Design reuleaux, start of the top module:
module reuleaux(input logic clk, input logic rst_n, input logic [2:0] colour,
                input logic [7:0] centre_x, input logic [6:0] centre_y, input logic [7:0] diameter,
                input logic start, output logic done,
                output logic [7:0] vga_x, output logic [6:0] vga_y,
                output logic [2:0] vga_colour, output logic vga_plot);
For scale: roughly 4900 cells after synthesis, about 32 flip-flops, ~36000 um2 of cells after synthesis.
==> flow/config.mk <==
export PLATFORM = sky130hd
export DESIGN_NAME = reuleaux
export DESIGN_NICKNAME = reuleaux
export VERILOG_FILES = /design/flow/design.v
export SDC_FILE = /design/flow/constraint.sdc
export NUM_CORES = 4
export LEC_CHECK = 0
export ABC_AREA = 0
export CAP_MARGIN = 15
export CELL_PAD_IN_SITES_GLOBAL_PLACEMENT = 0
export CORE_ASPECT_RATIO = 1.11
export CORE_MARGIN = 2
export CORE_UTILIZATION = 65
export CTS_CLUSTER_DIAMETER = 358
export CTS_CLUSTER_SIZE = 43
export GPL_ROUTABILITY_DRIVEN = 1
export GPL_TIMING_DRIVEN = 1
export SLEW_MARGIN = 0
==> flow/constraint.sdc <==
create_clock -name core_clock -period 30.7 [get_ports {clk}]
set_input_delay 6.1400 -clock core_clock [delete_from_list [all_inputs] [get_ports {clk}]]
set_output_delay 6.1400 -clock core_clock [all_outputs]
set_load 0.01 [all_outputs]
run.sh (not shown) runs the stock make flow with config.mk's settings and CLKGATE_MAP_FILE=.
The baseline completed, yet does not pass: max-capacitance violations, max-slew violations, negative setup slack.
Edit:
==> flow/config.mk (replaced) <==
export PLATFORM = sky130hd
export DESIGN_NAME = reuleaux
export DESIGN_NICKNAME = reuleaux
export VERILOG_FILES = /design/flow/design.v
export SDC_FILE = /design/flow/constraint.sdc
export NUM_CORES = 4
export LEC_CHECK = 0
export ABC_AREA = 1
export CAP_MARGIN = 15
export CELL_PAD_IN_SITES_GLOBAL_PLACEMENT = 0
export CORE_ASPECT_RATIO = 1.11
export CORE_MARGIN = 2
export CORE_UTILIZATION = 67
export CTS_CLUSTER_SIZE = 56
export GPL_ROUTABILITY_DRIVEN = 1
export GPL_TIMING_DRIVEN = 1
export PLACE_DENSITY = 0.6
export SETUP_SLACK_MARGIN = 5.0
export SLEW_MARGIN = 0
Outcome:
- The new run did not get past 5_1_grt on ODB-0269
- die area climbs by 5.7%
- synthesized cell count grows by 35%
- area after synthesis grows by 9.0%
Edit:
==> flow/config.mk (replaced) <==
export PLATFORM = sky130hd
export DESIGN_NAME = reuleaux
export DESIGN_NICKNAME = reuleaux
export VERILOG_FILES = /design/flow/design.v
export SDC_FILE = /design/flow/constraint.sdc
export NUM_CORES = 4
export LEC_CHECK = 0
export ABC_AREA = 1
export CAP_MARGIN = 15
export CELL_PAD_IN_SITES_GLOBAL_PLACEMENT = 1
export CORE_ASPECT_RATIO = 1.11
export CORE_MARGIN = 2
export CORE_UTILIZATION = 47
export CTS_CLUSTER_DIAMETER = 221
export CTS_CLUSTER_SIZE = 98
export GPL_ROUTABILITY_DRIVEN = 1
export GPL_TIMING_DRIVEN = 1
export PLACE_DENSITY_LB_ADDON = 0.3
export SETUP_SLACK_MARGIN = -1.52
export SLEW_MARGIN = 0
export TNS_END_PERCENT = 40
The new run ran to the end with violations: negative setup slack.
Synthesized area does not change.
Die size increases by 42%.
Synthesized cell count stays the same.

Setup of run 1:
Starting RTL as in the previous note.
export LEC_CHECK = 0
export CAP_MARGIN = 20
export CORE_ASPECT_RATIO = 0.98
export CORE_MARGIN = 7
export CORE_UTILIZATION = 58
export CTS_CLUSTER_DIAMETER = 396
export CTS_CLUSTER_SIZE = 98
export GPL_ROUTABILITY_DRIVEN = 0
export HOLD_SLACK_MARGIN = 0.27
export SETUP_SLACK_MARGIN = -0.19
export SLEW_MARGIN = 20
export TNS_END_PERCENT = 10
create_clock -name core_clock -period 40.0 [get_ports {clk}]
Relative to run 1, the following input files were edited for run 2:
- CELL_PAD_IN_SITES_DETAIL_PLACEMENT: unset -> 1
- ABC_AREA: unset -> 1
- CORE_UTILIZATION: 58 -> 65
- TNS_END_PERCENT: 10 -> unset
- SLEW_MARGIN: 20 -> 15
- CTS_CLUSTER_DIAMETER: 396 -> unset
- CTS_CLUSTER_SIZE: 98 -> unset
- CORE_MARGIN: 7 -> 3
- GPL_ROUTABILITY_DRIVEN: 0 -> unset
- CORE_ASPECT_RATIO: 0.98 -> unset
- SETUP_SLACK_MARGIN: -0.19 -> unset
- HOLD_SLACK_MARGIN: 0.27 -> unset
Findings:
As the logs show, run 2 stopped at detailed placement after a tool error, so it never reached the end of the flow. Against run 1, run 2 comes in 4.6 points lower on xor and xnor area share after synthesis. Diff run 1..run 2 | total of buffers placed on input and output ports | unchanged. Multiplexer fraction of the synthesized cell area, run 2 and run 1: larger value in run 1.
Here is what was changed in the inputs of run 3 compared with run 2.
- changing CORE_UTILIZATION from 65 to 40
- changing CORE_MARGIN from 3 to 2
- changing SLEW_MARGIN from 15 to 20
Notes after the runs:
- Run 2 → run 3: final RePlAce weighted congestion dropped about 6.4%; post-synthesis share of cell area spent on xor and xnor gates did not really move; width of the die now larger; count of mapped cells out of synthesis now sits at about the same level.
- Compared run 2 against run 3; number of different library cells in the post-synthesis netlist within noise.
- Run 2 → run 3: die area up 37,000 um2; row count up 30%.
- The final layout from run 3, which completed every stage, passed the timing, DRC and antenna checks at the end of the flow.
- Initial cell density of the core: run 3 lower than run 2
- Compared with run 2, in run 3 core footprint increased 65%; die height saw an increase.
- Yosys cell count essentially unchanged between run 3 and run 2.

reuleaux again, from the RTL that the note above started with.
// reuleaux
module reuleaux(input logic clk, input logic rst_n, input logic [2:0] colour,
                input logic [7:0] centre_x, input logic [6:0] centre_y, input logic [7:0] diameter,
                input logic start, output logic done,
                output logic [7:0] vga_x, output logic [6:0] vga_y,
                output logic [2:0] vga_colour, output logic vga_plot);
     logic [7:0] offset_y;
     logic load_offset_y;
     logic reset_offset_y;
     logic [7:0] offset_x;
     logic load_offset_x;
     logic reset_offset_x;
     logic signed [9:0] crit;
     logic load_crit_a;
     logic load_crit_b;
     logic reset_crit;
     logic [7:0] c_x3;                                       
     assign c_x3 = centre_x;
     logic [6:0] c_y3;                                       
     logic [50:0] c_y3_temp;
     assign c_y3_temp = (centre_y - ((diameter * 30'b100010011010011010101001111101) / 30'b111011100110101100101000000000));
    logic [50:0] c_y3_temp_2;
    assign c_y3_temp_2 = c_y3_temp[50] ? -c_y3_temp : c_y3_temp;
     assign c_y3 = c_y3_temp_2[6:0];
     logic [7:0] c_x1;                                       
     assign c_x1 = (centre_x + diameter/8'b00000010);
     logic [6:0] c_y1;                                       
     logic [50:0] c_y1_temp; 
     assign c_y1_temp = (centre_y + ((diameter * 30'b010001001101001101010100111110) / 30'b111011100110101100101000000000));
     assign c_y1 = c_y1_temp[6:0];
     logic [7:0] c_x2;                                       
     logic [50:0] c_x2_temp;
     logic [50:0] c_x2_temp_2;
     assign c_x2_temp = (centre_x - diameter/8'b00000010);
     assign c_x2_temp_2 = c_x2_temp[50] ? -c_x2_temp : c_x2_temp;
     assign c_x2 = c_x2_temp_2[7:0];
     logic [6:0] c_y2;                                       
     logic [50:0] c_y2_temp;
     assign c_y2_temp = (centre_y + ((diameter * 30'b010001001101001101010100111110) / 30'b111011100110101100101000000000));
     assign c_y2 = c_y2_temp[6:0];
     register_r_offset_y rroy(clk, start, offset_y, load_offset_y, reset_offset_y);
     register_r_offset_x rrox(clk, start, offset_x, load_offset_x, diameter, reset_offset_x);
     register_r_crit rrc(clk, start, crit, load_crit_a, load_crit_b, offset_y, offset_x, diameter, reset_crit);
     logic [5:0] state;
     statemachine_mooremachine_r smr(clk, start, offset_y, offset_x, crit, state);
  ...
Settings: LEC_CHECK=0, ABC_AREA=1, CAP_MARGIN=20, CORE_MARGIN=2, CORE_UTILIZATION=70, CTS_CLUSTER_DIAMETER=206, CTS_CLUSTER_SIZE=98, PLACE_DENSITY=0.37, SLEW_MARGIN=20; clock period 34.8 ns.
==> next run, changes <==
CORE_UTILIZATION = 66   (was 70)
SETUP_SLACK_MARGIN = 5.0   (was default)
clock period = 21.8 ns   (was 34.8 ns; I/O delays follow)
Result: The changed run died in global routing with GRT-0116. Synthesized area stays the same. Synthesized cell count is unchanged. Die area goes up by a few percent.
==> next run, changes <==
ABC_AREA = default   (was 1)
CORE_UTILIZATION = 40   (was 66)
CTS_CLUSTER_DIAMETER = default   (was 206)
CTS_CLUSTER_SIZE = default   (was 98)
PLACE_DENSITY = default   (was 0.37)
SETUP_SLACK_MARGIN = default   (was 5.0)
clock period = 40.0 ns   (was 21.8 ns; I/O delays follow)
=> This time the run produced a clean layout; die size rises by 50%; synthesized cell count shrinks by 26%; area after synthesis falls by about 8%.

## build 53
reuleaux again, from the RTL that the note above started with.
Settings: LEC_CHECK=0, ABC_AREA=1, CAP_MARGIN=15, CELL_PAD_IN_SITES_GLOBAL_PLACEMENT=0, CORE_ASPECT_RATIO=0.98, CORE_MARGIN=2, CORE_UTILIZATION=70, CTS_CLUSTER_DIAMETER=358, CTS_CLUSTER_SIZE=43, GPL_ROUTABILITY_DRIVEN=1, GPL_TIMING_DRIVEN=1, HOLD_SLACK_MARGIN=-0.09, SLEW_MARGIN=40; clock period 25.2 ns.
Build 53 got as far as 5_1_grt, where a tool error ended the run.
The following lists how build 94 was set up differently from build 53:
- PLACE_DENSITY: unset -> 0.6
- SLEW_MARGIN: 40 -> 0
- CORE_ASPECT_RATIO: 0.98 -> 1.11
- SETUP_SLACK_MARGIN: unset -> 5.0
- CTS_CLUSTER_SIZE: 43 -> 56
- HOLD_SLACK_MARGIN: -0.09 -> unset
- CORE_UTILIZATION: 70 -> 72
- CTS_CLUSTER_DIAMETER: 358 -> 222
- the clock period (ns, I/O delays scaled along): 25.2 -> 26.5
==> results <==
~same post-detailed-placement cell area in build 53 and build 94
~same post-synthesis instance total in build 53 and build 94
Build 53 -> build 94: number of placement rows increased by a few percent
Area of the mapped netlist came out exactly the same in build 53 and build 94.
[build 94] total core area fell about 3% relative to build 53
Detailed placer's ending HPWL grows by a few percent when moving from build 53 to build 94.
Each of build 53 and build 94 falls short of a clean finish.
Build 94 got as far as 4_1_cts, where a tool error ended the run.
Build 53 never completed; the flow aborted with a tool error in 5_1_grt.
The final reports for build 94 and build 53 show number of placed instances with taps included lower in the former.
Compared with build 53, in build 94 placer's final routability congestion estimate +about 1.1%, full die area down about 2.7%, fraction of the core area occupied by cells at floorplan up 2.2 points.
What build 29 does differently from build 94 at the input level:
- CORE_UTILIZATION changed from 72 to 71
- SETUP_SLACK_MARGIN removed (was 5.0)
- CTS_CLUSTER_DIAMETER changed from 222 to 334
- PLACE_DENSITY removed (was 0.6)
- PLACE_DENSITY_LB_ADDON newly set to 0.19
- ABC_AREA changed from 1 to 0
- CTS_CLUSTER_SIZE changed from 56 to 29
- SLEW_MARGIN changed from 0 to 40
- the clock period (ns, I/O delays scaled along) changed from 26.5 to 31.6
Results
- Build 29: GRT-0116 in 5_1_grt -> run aborted
- Changes observed in build 29 relative to build 94: sequential area share after synthesis saw an increase; synthesized chip area reported by yosys decreased 8.3%; average size of a mapped cell increased by 24% relative to the old numbers; placed cell count now smaller.
- Summary of the comparison: area after synthesis is lower in build 29, relative to build 94.
- Synthesized-area fraction occupied by and/or/nand/nor cells ends up lower on build 29.
- Build 29 — total placed instance area 12% lower, build 94 as reference
- On number of placement rows: between build 29 and build 94, it ends up higher for build 94.
The inputs of build 56 differ from those of build 29 as listed below.
- CTS_CLUSTER_DIAMETER no longer set, was 334
- SLEW_MARGIN now 0, was 40
- CTS_CLUSTER_SIZE now 98, was 29
- SETUP_SLACK_MARGIN now 5.0, previously not set
- CORE_UTILIZATION now 29, was 71
- CELL_PAD_IN_SITES_GLOBAL_PLACEMENT now 3, was 0
- the clock period (ns, I/O delays scaled along) now 30.7, was 31.6
### Flow results
- Build 29 failed in 5_1_grt with GRT-0116.
- [build 56] flow finished | final checks: failed | reasons: setup timing
- The post-DP HPWL of build 56 is higher than that of build 29.
- As far as average instance area after synthesis goes, build 29 and build 56 are indistinguishable; the numbers are identical.
- Compared with build 29, build 56 shows a higher number of buffers added for setup after CTS.
- | synthesized area | build 29 vs build 56 | ≈ equal |
- Final weighted congestion in routability-driven placement of build 56 falls short of that of build 29 by more than 10%.
- Placed cell count, build 29 and build 56, higher one = build 56.
- Build 56 — die outline height 56% higher, build 29 as reference
- Number of buffers inserted during clock tree synthesis came out exactly the same in build 29 and build 56.
- Across both runs, initial core utilization was lower for build 56 than for build 29.
